## IOTDF
module IOTDF( clk, rst, in_en, iot_in, fn_sel, busy, valid, iot_out);
Size: ~7,000 cells after synthesis, about 870 flip-flops, roughly 51,000 sq um of cells after synthesis.
Settings: LEC_CHECK=0, ABC_AREA=1, CAP_MARGIN=15, CORE_MARGIN=2, CORE_UTILIZATION=72, CTS_CLUSTER_DIAMETER=233, CTS_CLUSTER_SIZE=96, PLACE_DENSITY=0.39, SLEW_MARGIN=20; clock period 2.08 ns.
run.sh (not shown) runs the stock make flow with config.mk's settings and CLKGATE_MAP_FILE=.
The baseline did not get past 5_1_grt, error GRT-0232.
Next try:
- ABC_AREA: 1 -> unset
- CAP_MARGIN: 15 -> 20
- CORE_UTILIZATION: 72 -> 10
- CTS_CLUSTER_DIAMETER: 233 -> unset
- CTS_CLUSTER_SIZE: 96 -> unset
- PLACE_DENSITY: 0.39 -> unset
- clock period: 2.08 -> 7.94 ns (I/O delays scaled with it)
The changed run completed with no timing, DRC or antenna violations. Area after synthesis went down by 3.0%. Synthesized cell count went down by 20%. Die size went up to 6.9 times its value.
Next try:
- CORE_UTILIZATION: 10 -> 68
- CTS_CLUSTER_SIZE: unset -> 37
- MAX_ROUTING_LAYER: unset -> met4
- clock period: 7.94 -> 2.38 ns (I/O delays scaled with it)
=> The new run aborted during 5_1_grt, error ODB-0269; synthesized area is unchanged; die size went down by 85%; synthesized cell count does not change.
Next try:
- CORE_UTILIZATION: 68 -> 35
- CTS_CLUSTER_SIZE: 37 -> unset
- MAX_ROUTING_LAYER: met4 -> unset
- clock period: 2.38 -> 3.74 ns (I/O delays scaled with it)
Outcome:
- The changed run ran to the end with no violations
- area after synthesis is unchanged
- synthesized cell count does not change
- die size came out higher by about 90%
Next try:
- CORE_UTILIZATION: 35 -> 64
The new run finished with timing, DRC and antenna clean.
Combinational power stays flat.
Flip-flop count does not change.
Routed wire length came out lower by 6.8%.
Clock skew is about the same.
Global-route usage came out higher by 19 points.
Cell count came out lower by 12%.
Register-to-register slack gets better by 0.09 ns.
Next try:
- CORE_UTILIZATION: 64 -> 59
- CTS_CLUSTER_SIZE: unset -> 99
- clock period: 3.74 -> 4.88 ns (I/O delays scaled with it)
=> Maximum frequency goes down by roughly a tenth; design area goes down slightly; wire length goes up slightly; power goes down by a quarter to a third; sequential power goes down by about a fifth; cell count goes down slightly; utilization goes down by 7.0 points; die area goes up by a little under a tenth.

* * *

== run A ==
IOTDF again, from the RTL that the note above started with.
export LEC_CHECK = 0
export CAP_MARGIN = 20
export CORE_MARGIN = 2
export CORE_UTILIZATION = 66
export MAX_ROUTING_LAYER = met4
export SLEW_MARGIN = 20
create_clock -name core_clock -period 2.94 [get_ports {clk}]
diff inputs: run A => run B
Settings: clearing MAX_ROUTING_LAYER, which used to be met4; swapping 66 for 52 in CORE_UTILIZATION; swapping 2.94 for 4.18 in the clock period (ns, I/O delays scaled along).
Findings:
Relative to run A, worst-case headroom to the max-slew limit has gone down in run B. Run B went all the way through synthesis, placement and routing and the layout is clean on timing, DRC and antenna. The global routing met1 resource utilization of run B is lower than that of run A. The highest layer used for signal routing comes out met4 in one run and met5 in the other, namely in run A and run B respectively. Layer with the highest usage: met2 -> run A, met1 -> run B. Wire length of the first global-routing pass of run B is on par with run A. Run A → run B: total power moved down, non-clock buffer count moved down, ratio of final minimum period to clock period moved down.
The inputs of run C differ from those of run B as listed below.
Settings: changing CORE_UTILIZATION from 52 to 65; changing the clock period (ns, I/O delays scaled along) from 4.18 to 3.93.
--- outcome ---
- Diff run B -> run C | sequential power | up by a little under 10%
- Post-route worst hold slack: run C vs run B, no meaningful difference
- Going from run B to run C, basic-gate share of the synthesized area counting and, or, nand and nor cells held steady, total of plain and repair buffers excluding clock buffers up 4, share of final layout cell area taken by clock buffers and inverters now sits higher.
--- input diff run C..run D ---
Settings: changing CORE_UTILIZATION from 65 to 40; changing the clock period (ns, I/O delays scaled along) from 3.93 to 5.0.
Findings:
- Run D vs. run C: number of levels the H-tree was split into has remained practically unchanged; power has decreased.
- As far as remaining antenna violation count after routing goes, run C and run D are indistinguishable; the numbers are identical.
- ~same multi-input combinational cell area in run D and run C
- Run D vs run C: wire length up in run D
- Summary of the comparison: count of routing violations after the opening detailed-route iteration is lower in run D, relative to run C.
- Run D: no failed stages, no open violations at the end
[inputs] run E vs run D
Settings: GPL_TIMING_DRIVEN now 0, previously not set; CORE_UTILIZATION now 42, was 40; CTS_CLUSTER_DIAMETER now 292, previously not set; CAP_MARGIN now 5, was 20; PLACE_DENSITY_LB_ADDON now 0.2, previously not set; MAX_ROUTING_LAYER now met4, previously not set; TNS_END_PERCENT now 100, previously not set; CELL_PAD_IN_SITES_DETAIL_PLACEMENT now 1, previously not set; HOLD_SLACK_MARGIN now 0.09, previously not set.
==> comparison <==
Compared run E vs run D, and biggest cell delay along the critical path is down in run E. Of the two values seen for beginning of the critical path, fn_sel[2] was produced by run E and des_inst.r_reg[5] by run D. Run D has a higher sequential share of layout area than run E. Kind of critical path = reg2reg: run D; kind of critical path = in2reg: run E. Relative to run D, final cell count increased by about 3.7% in run E. Changes observed in run E relative to run D: highest fanout seen on the critical path picked up an extra 3, power of the clock network up about 3%, count of fill cells added during filler insertion now larger, final total power picked up an extra 5.5%.

* * *

Starting RTL as in the previous note.
Design IOTDF, start of the top module:
module IOTDF( clk, rst, in_en, iot_in, fn_sel, busy, valid, iot_out);
input          clk;
input          rst;
input          in_en;
input  [7:0]   iot_in;
input  [2:0]   fn_sel;
output         busy;
output         valid;
output [127:0] iot_out;
localparam DES_ENCRYPT = 3'b001;
localparam DES_DECRYPT = 3'b010;
localparam CRC_GEN     = 3'b011;
localparam SORT        = 3'b100;
localparam IDLE    = 2'd0;
localparam LOAD    = 2'd1;
(* fsm_encoding = "auto" *) reg [1:0]   current_state, next_state;
reg [3:0]   load_cnt, load_cnt_next;
reg         load_sel, load_sel_next;
reg [127:0] data_buf0, data_buf0_next;
reg [127:0] data_buf1, data_buf1_next;
reg [1:0]   buffer_full, buffer_full_next;
reg         compute_sel, compute_sel_next;
reg         compute_active, compute_active_next;
reg         busy_reg, busy_reg_next;
reg [127:0] result_reg, result_reg_next;
reg         valid_reg, valid_reg_next;
reg         des_start_reg, des_start_reg_next;
reg         crc_sort_start_reg, crc_sort_start_reg_next;
reg         des_en_reg, des_en_reg_next;
reg         crc_sort_en_reg, crc_sort_en_reg_next;
(* synopsys_clock_gating = "true" *) wire enable;
function automatic [127:0] write_byte;
    input [127:0] word_in;
    input [3:0]  byte_idx;
    input [7:0]  byte_value;
    begin
        write_byte = word_in;
        case (byte_idx)
            4'd0:  write_byte[7:0]       = byte_value;
  ...
make LEC_CHECK=0 CAP_MARGIN=20 CORE_MARGIN=2 CORE_UTILIZATION=70 CTS_CLUSTER_DIAMETER=349 CTS_CLUSTER_SIZE=25 HOLD_SLACK_MARGIN=-0.09 MAX_ROUTING_LAYER=met4 PLACE_DENSITY=0.64 SETUP_SLACK_MARGIN=-0.24 SLEW_MARGIN=20 finish   # period 2.37 ns
The first run produced a layout that fails on setup timing.
Edit:
- CTS_CLUSTER_DIAMETER: 349 -> default
- CTS_CLUSTER_SIZE: 25 -> 33
- HOLD_SLACK_MARGIN: -0.09 -> default
- PLACE_DENSITY: 0.64 -> default
- SETUP_SLACK_MARGIN: -0.24 -> default
- clock period: 2.37 -> 2.74 ns (I/O delays scaled with it)
=>
- The new run completed, yet does not pass: setup timing
- worst setup slack gains 0.26 ns
- synthesized area stays the same
- die size stays the same
Edit:
- CORE_UTILIZATION: 70 -> 58
- CTS_CLUSTER_SIZE: 33 -> default
- MAX_ROUTING_LAYER: met4 -> default
- clock period: 2.74 -> 2.57 ns (I/O delays scaled with it)
What happened:
- The changed run completed and failed the layout checks on setup timing
- via count falls by 4.7%
- count of clock-buffer cells in the layout goes down by 7
- critical path depth went up by 1
- fmax rose by 4.4%
- area after synthesis stays the same
- combinational power rose by about 5%
- cell area increases by 3.2%
Edit:
- CORE_UTILIZATION: 58 -> 70
- CTS_CLUSTER_DIAMETER: default -> 349
- CTS_CLUSTER_SIZE: default -> 25
- MAX_ROUTING_LAYER: default -> met4
- PLACE_DENSITY: default -> 0.64
The changed run completed and failed the layout checks on setup timing. Clock skew decreases by 0.021 ns. Via count rose by 6.3%. Power drops by 12%. Setup slack degrades by 0.015 ns. First-iteration DRC count went up by 42%. Count of clock-buffer cells in the layout goes down by 77. Sequential share of layout area goes up by 1.4 points. Sequential power climbs by about 3%. Register-to-register slack got worse by 0.02 ns. Area after synthesis is unchanged.

* * *

Starting RTL as in the previous note.
==> flow/config.mk <==
export PLATFORM = sky130hd
export DESIGN_NAME = IOTDF
export DESIGN_NICKNAME = IOTDF
export VERILOG_FILES = /design/flow/design.v
export SDC_FILE = /design/flow/constraint.sdc
export NUM_CORES = 4
export LEC_CHECK = 0
export CAP_MARGIN = 35
export CORE_MARGIN = 2
export CORE_UTILIZATION = 34
export GPL_ROUTABILITY_DRIVEN = 0
export PLACE_DENSITY_LB_ADDON = 0.18
export SLEW_MARGIN = 20
==> flow/constraint.sdc <==
create_clock -name core_clock -period 4.87 [get_ports {clk}]
set_input_delay 0.9740 -clock core_clock [delete_from_list [all_inputs] [get_ports {clk}]]
set_output_delay 0.9740 -clock core_clock [all_outputs]
set_load 0.01 [all_outputs]
The baseline produced a clean layout.
Edit:
ABC_AREA = 1   (was unset)
CAP_MARGIN = 20   (was 35)
CORE_UTILIZATION = 72   (was 34)
GPL_ROUTABILITY_DRIVEN = unset   (was 0)
PLACE_DENSITY_LB_ADDON = 0.02   (was 0.18)
clock period = 3.93 ns   (was 4.87 ns; I/O delays follow)
Result:
- The new run went through all stages and came out clean
- register-to-register slack got worse by 0.70 ns
- non-clock buffer count came out lower by 99
- die size goes down by 51%
Edit:
ABC_AREA = unset   (was 1)
CTS_CLUSTER_DIAMETER = 393   (was unset)
PLACE_DENSITY = 0.42   (was unset)
PLACE_DENSITY_LB_ADDON = unset   (was 0.02)
clock period = 3.74 ns   (was 3.93 ns; I/O delays follow)
- flip-flop count is unchanged
- wire length decreases by 9.8%
- global-route usage decreases by 3.4 points
- non-clock buffer count climbs by 106
- die size falls by 2.9%
- sequential share of layout area rose by 0.69 points
- power went down by 18%
- setup slack loses 0.14 ns
- first-iteration DRC count goes down by 27%
Power is estimated from default activity; no workload was simulated.
